==> wip/juniper <==
==> flow/design.v <==
module dual_port_ram #(
  parameter DATA_WIDTH = 8,
  parameter ADDR_WIDTH = 6
)(
  input logic clk,
  input logic rst,
  input logic [DATA_WIDTH-1 : 0] data1,
  input logic [ADDR_WIDTH-1 : 0] addr1,
  input logic enable1,
  input logic [DATA_WIDTH-1 : 0] data2,
  input logic [ADDR_WIDTH-1 : 0] addr2,
  input logic enable2,
  output logic [DATA_WIDTH-1 : 0] q1,
  output logic [DATA_WIDTH-1 : 0] q2
);
  logic [DATA_WIDTH-1 : 0] ram[0 : 2**(ADDR_WIDTH)-1];
  always@(posedge clk) begin
    if(rst) begin
      q1 <= 0;
      q2 <= 0;
    end else begin
      if (enable1) begin
        ram[addr1] <= data1;
      end else begin
        q1 <= ram[addr1];
      end 
      if (enable2) begin
        ram[addr2] <= data2;
      end else begin
        q2 <= ram[addr2];
      end 
    end 
  end
endmodule
==> flow/run.sh <==
#!/bin/bash
# the make line also repeats each setting of config.mk as NAME=value (left out here)
make -C /OpenROAD-flow-scripts/flow DESIGN_CONFIG=/design/flow/config.mk WORK_HOME=/design/flow/orfs CLKGATE_MAP_FILE= finish
==> flow/config.mk <==
export PLATFORM = sky130hd
export DESIGN_NAME = dual_port_ram
export DESIGN_NICKNAME = dual_port_ram
export VERILOG_FILES = /design/flow/design.v
export SDC_FILE = /design/flow/constraint.sdc
export NUM_CORES = 4
export LEC_CHECK = 0
export CAP_MARGIN = 20
export CELL_PAD_IN_SITES_DETAIL_PLACEMENT = 1
export CELL_PAD_IN_SITES_GLOBAL_PLACEMENT = 3
export CORE_ASPECT_RATIO = 1.36
export CORE_MARGIN = 6
export CORE_UTILIZATION = 61
export CTS_CLUSTER_SIZE = 50
export GPL_ROUTABILITY_DRIVEN = 0
export MAX_ROUTING_LAYER = met5
export MIN_ROUTING_LAYER = met2
export PLACE_DENSITY_LB_ADDON = 0.15
export SLEW_MARGIN = 15
==> flow/constraint.sdc <==
create_clock -name core_clock -period 10.0 [get_ports {clk}]
set_input_delay 2.0000 -clock core_clock [delete_from_list [all_inputs] [get_ports {clk}]]
set_output_delay 2.0000 -clock core_clock [all_outputs]
set_load 0.01 [all_outputs]
==> wip/onyx: changes against wip/juniper <==
- CELL_PAD_IN_SITES_DETAIL_PLACEMENT: 1 -> not set
- CELL_PAD_IN_SITES_GLOBAL_PLACEMENT: 3 -> not set
- CORE_ASPECT_RATIO: 1.36 -> not set
- CORE_MARGIN: 6 -> 2
- CORE_UTILIZATION: 61 -> 39
- CTS_CLUSTER_SIZE: 50 -> not set
- GPL_ROUTABILITY_DRIVEN: 0 -> not set
- MAX_ROUTING_LAYER: met5 -> not set
- MIN_ROUTING_LAYER: met2 -> not set
- PLACE_DENSITY_LB_ADDON: 0.15 -> not set
- SLEW_MARGIN: 15 -> 20
==> flow/constraint.sdc (replaced) <==
create_clock -name core_clock -period 5.44 [get_ports {clk}]
set_input_delay 1.0880 -clock core_clock [delete_from_list [all_inputs] [get_ports {clk}]]
set_output_delay 1.0880 -clock core_clock [all_outputs]
set_load 0.01 [all_outputs]
==> results <==
Status: wip/onyx no timing/DRC/antenna violations; wip/juniper aborted with a tool error
Last stage reached: wip/onyx -; wip/juniper 3_1_place_gp_skip_io
Most common cell in the netlist: wip/onyx mux2_2; wip/juniper mux2_2
Synthesized-area fraction occupied by xor and xnor cells: wip/onyx 0%; wip/juniper 0%
Total nets after synthesis: wip/onyx 2476; wip/juniper 2476
FP Util: wip/onyx 39.47%; wip/juniper 61.88%
Ao+oa area frac: wip/onyx 13.20%; wip/juniper 13.20%
Floorplan die area: wip/onyx 83960 µm²; wip/juniper 57900 µm²
Overall die height: wip/onyx 289.8 µm; wip/juniper 278.5 µm
Width of the die: wip/onyx 289.8 µm; wip/juniper 207.9 µm
Per-instance average area after synthesis: wip/onyx 13.03 µm²; wip/juniper 13.03 µm²
Number of standard-cell rows in the floorplan: wip/onyx 104; wip/juniper 97
FF+latch count, synth: wip/onyx 528; wip/juniper 528
Core Area: wip/onyx 80680 µm²; wip/juniper 51460 µm²
Number of cells in Yosys stat: wip/onyx 2444; wip/juniper 2444
MUX share of area: wip/onyx 28.42%; wip/juniper 28.42%
